run 1:
Design gioco, start of the top module:
module gioco(
	i_ani_stb,														 
	i_clk,															 
	i_rst,															 
	i_animate,														 
	i_dx, 															 
	i_sx,																 
	i_start,															 
	o_x1_pal, o_x2_pal,											 
	o_y1_pal, o_y2_pal,
	o_x1_nav, o_x2_nav,											 
	o_y1_nav, o_y2_nav,
	bri1,bri2,bri3,bri4,bri5,bri6,bri7,bri8,bri9,bri10, 
	ok, ko,															 
	ff_life															 
);
For scale: roughly 2600 cells after synthesis, roughly 77 flip-flops, about 100 I/O pins, roughly 15000 um^2 of cells after synthesis.
Settings: LEC_CHECK=0, ABC_AREA=1, CAP_MARGIN=20, CORE_MARGIN=2, CORE_UTILIZATION=71, GPL_ROUTABILITY_DRIVEN=0, PLACE_DENSITY_LB_ADDON=0.02, SETUP_SLACK_MARGIN=2.73, SLEW_MARGIN=25, TNS_END_PERCENT=40; clock period 10.9 ns.
run.sh (not shown) runs the stock make flow with config.mk's settings and CLKGATE_MAP_FILE=.
Run 1 is listed as incomplete: the tool reported an error in detailed placement (3_5_place_dp) and the run ended there.
The following lists how run 2 was set up differently from run 1:
# run 1
export LEC_CHECK = 0
export ABC_AREA = 1
export CAP_MARGIN = 20
export CORE_MARGIN = 2
export CORE_UTILIZATION = 71
export GPL_ROUTABILITY_DRIVEN = 0
export PLACE_DENSITY_LB_ADDON = 0.02
export SETUP_SLACK_MARGIN = 2.73
export SLEW_MARGIN = 25
export TNS_END_PERCENT = 40
create_clock -name core_clock -period 10.9 [get_ports {i_clk}]
# run 2
export LEC_CHECK = 0
export CAP_MARGIN = 20
export CORE_MARGIN = 2
export CORE_UTILIZATION = 68
export CTS_CLUSTER_SIZE = 35
export SLEW_MARGIN = 20
create_clock -name core_clock -period 16.2 [get_ports {i_clk}]
Findings:
The flow for run 2 finished, though final verification flagged setup timing.
Run 1 and run 2 ended up with roughly the same number of flip-flops and latches in the synthesized netlist.
On vertical extent of the die, the higher figure sits with run 1, not run 2.
Delta (run 2 minus run 1): total cell area reported by yosys after synthesis lower, cell count after synthesis decreased by 611 relative to the old numbers, die area went down by 330 um^2.

---

gioco again, from the RTL that the note above started with.
// gioco
module gioco(
	i_ani_stb,														 
	i_clk,															 
	i_rst,															 
	i_animate,														 
	i_dx, 															 
	i_sx,																 
	i_start,															 
	o_x1_pal, o_x2_pal,											 
	o_y1_pal, o_y2_pal,
	o_x1_nav, o_x2_nav,											 
	o_y1_nav, o_y2_nav,
	bri1,bri2,bri3,bri4,bri5,bri6,bri7,bri8,bri9,bri10, 
	ok, ko,															 
	ff_life															 
);
clock: 11.9 ns
lec_check: 0
abc_area: 1
cap_margin: 15
core_margin: 2
core_utilization: 72
cts_cluster_diameter: 398
cts_cluster_size: 96
setup_slack_margin: -0.63
slew_margin: 20
The starting point died in 3_5_place_dp.
Next try:
==> flow/config.mk (replaced) <==
export PLATFORM = sky130hd
export DESIGN_NAME = gioco
export DESIGN_NICKNAME = gioco
export VERILOG_FILES = /design/flow/design.v
export SDC_FILE = /design/flow/constraint.sdc
export NUM_CORES = 4
export LEC_CHECK = 0
export CAP_MARGIN = 20
export CORE_MARGIN = 2
export CORE_UTILIZATION = 68
export CTS_CLUSTER_SIZE = 36
export SLEW_MARGIN = 20
==> flow/constraint.sdc (replaced) <==
create_clock -name core_clock -period 16.2 [get_ports {i_clk}]
set_input_delay 3.2400 -clock core_clock [delete_from_list [all_inputs] [get_ports {i_clk}]]
set_output_delay 3.2400 -clock core_clock [all_outputs]
set_load 0.01 [all_outputs]
The changed run finished but failed the layout checks on negative setup slack.
Synthesized cell count is lower by 23%.
Die size hardly moves.
Area after synthesis goes down by about 6%.

---

gioco again, from the RTL that the note above started with.
// gioco
module gioco(
	i_ani_stb,														 
	i_clk,															 
	i_rst,															 
	i_animate,														 
	i_dx, 															 
	i_sx,																 
	i_start,															 
	o_x1_pal, o_x2_pal,											 
	o_y1_pal, o_y2_pal,
	o_x1_nav, o_x2_nav,											 
	o_y1_nav, o_y2_nav,
	bri1,bri2,bri3,bri4,bri5,bri6,bri7,bri8,bri9,bri10, 
	ok, ko,															 
	ff_life															 
);
make LEC_CHECK=0 CAP_MARGIN=35 CORE_ASPECT_RATIO=0.72 CORE_MARGIN=2 CORE_UTILIZATION=72 CTS_CLUSTER_SIZE=21 MIN_ROUTING_LAYER=met1 SLEW_MARGIN=20 finish   # period 10.0 ns
The starting point ended with an error in 3_5_place_dp, error DPL-0038.
Edit:
- CORE_ASPECT_RATIO: 0.72 -> default
- CORE_UTILIZATION: 72 -> 50
- PLACE_DENSITY_LB_ADDON: default -> 0.1
- clock period: 10.0 -> 15.2 ns (I/O delays scaled with it)
=>
- Now the flow ran to the end with violations: setup timing
- synthesized area is unchanged
- synthesized cell count is unchanged
- die area came out higher by about 43%
Edit:
- CAP_MARGIN: 35 -> 20
- CELL_PAD_IN_SITES_DETAIL_PLACEMENT: default -> 0
- CORE_UTILIZATION: 50 -> 62
- MIN_ROUTING_LAYER: met1 -> met2
- SETUP_SLACK_MARGIN: default -> 1.92
- SLEW_MARGIN: 20 -> 30
=> Now the flow aborted during 5_1_grt, error GRT-0116; area after synthesis does not change; synthesized cell count is unchanged; die size came out lower by 19%.
Edit:
- CELL_PAD_IN_SITES_DETAIL_PLACEMENT: 0 -> default
- CORE_UTILIZATION: 62 -> 9
- CTS_CLUSTER_SIZE: 21 -> default
- MIN_ROUTING_LAYER: met2 -> default
- PLACE_DENSITY_LB_ADDON: 0.1 -> default
- SETUP_SLACK_MARGIN: 1.92 -> default
- SLEW_MARGIN: 30 -> 20
- clock period: 15.2 -> 30.7 ns (I/O delays scaled with it)
What happened:
- The changed run completed without violations
- die area is higher to 6.7 times its value
- area after synthesis does not change
- synthesized cell count is unchanged
Edit:
- CORE_UTILIZATION: 9 -> 58
- clock period: 30.7 -> 12.0 ns (I/O delays scaled with it)
What happened: The changed run produced a layout that fails on setup timing; sequential cell count is unchanged; setup slack gets worse by 14 ns; non-clock buffer count went up by 518; final cell count went down by 29%; worst hold slack gets better by 0.032 ns; total power went up to 3.0 times its value; synthesized area stays the same.
Power is estimated from default activity; no workload was simulated.
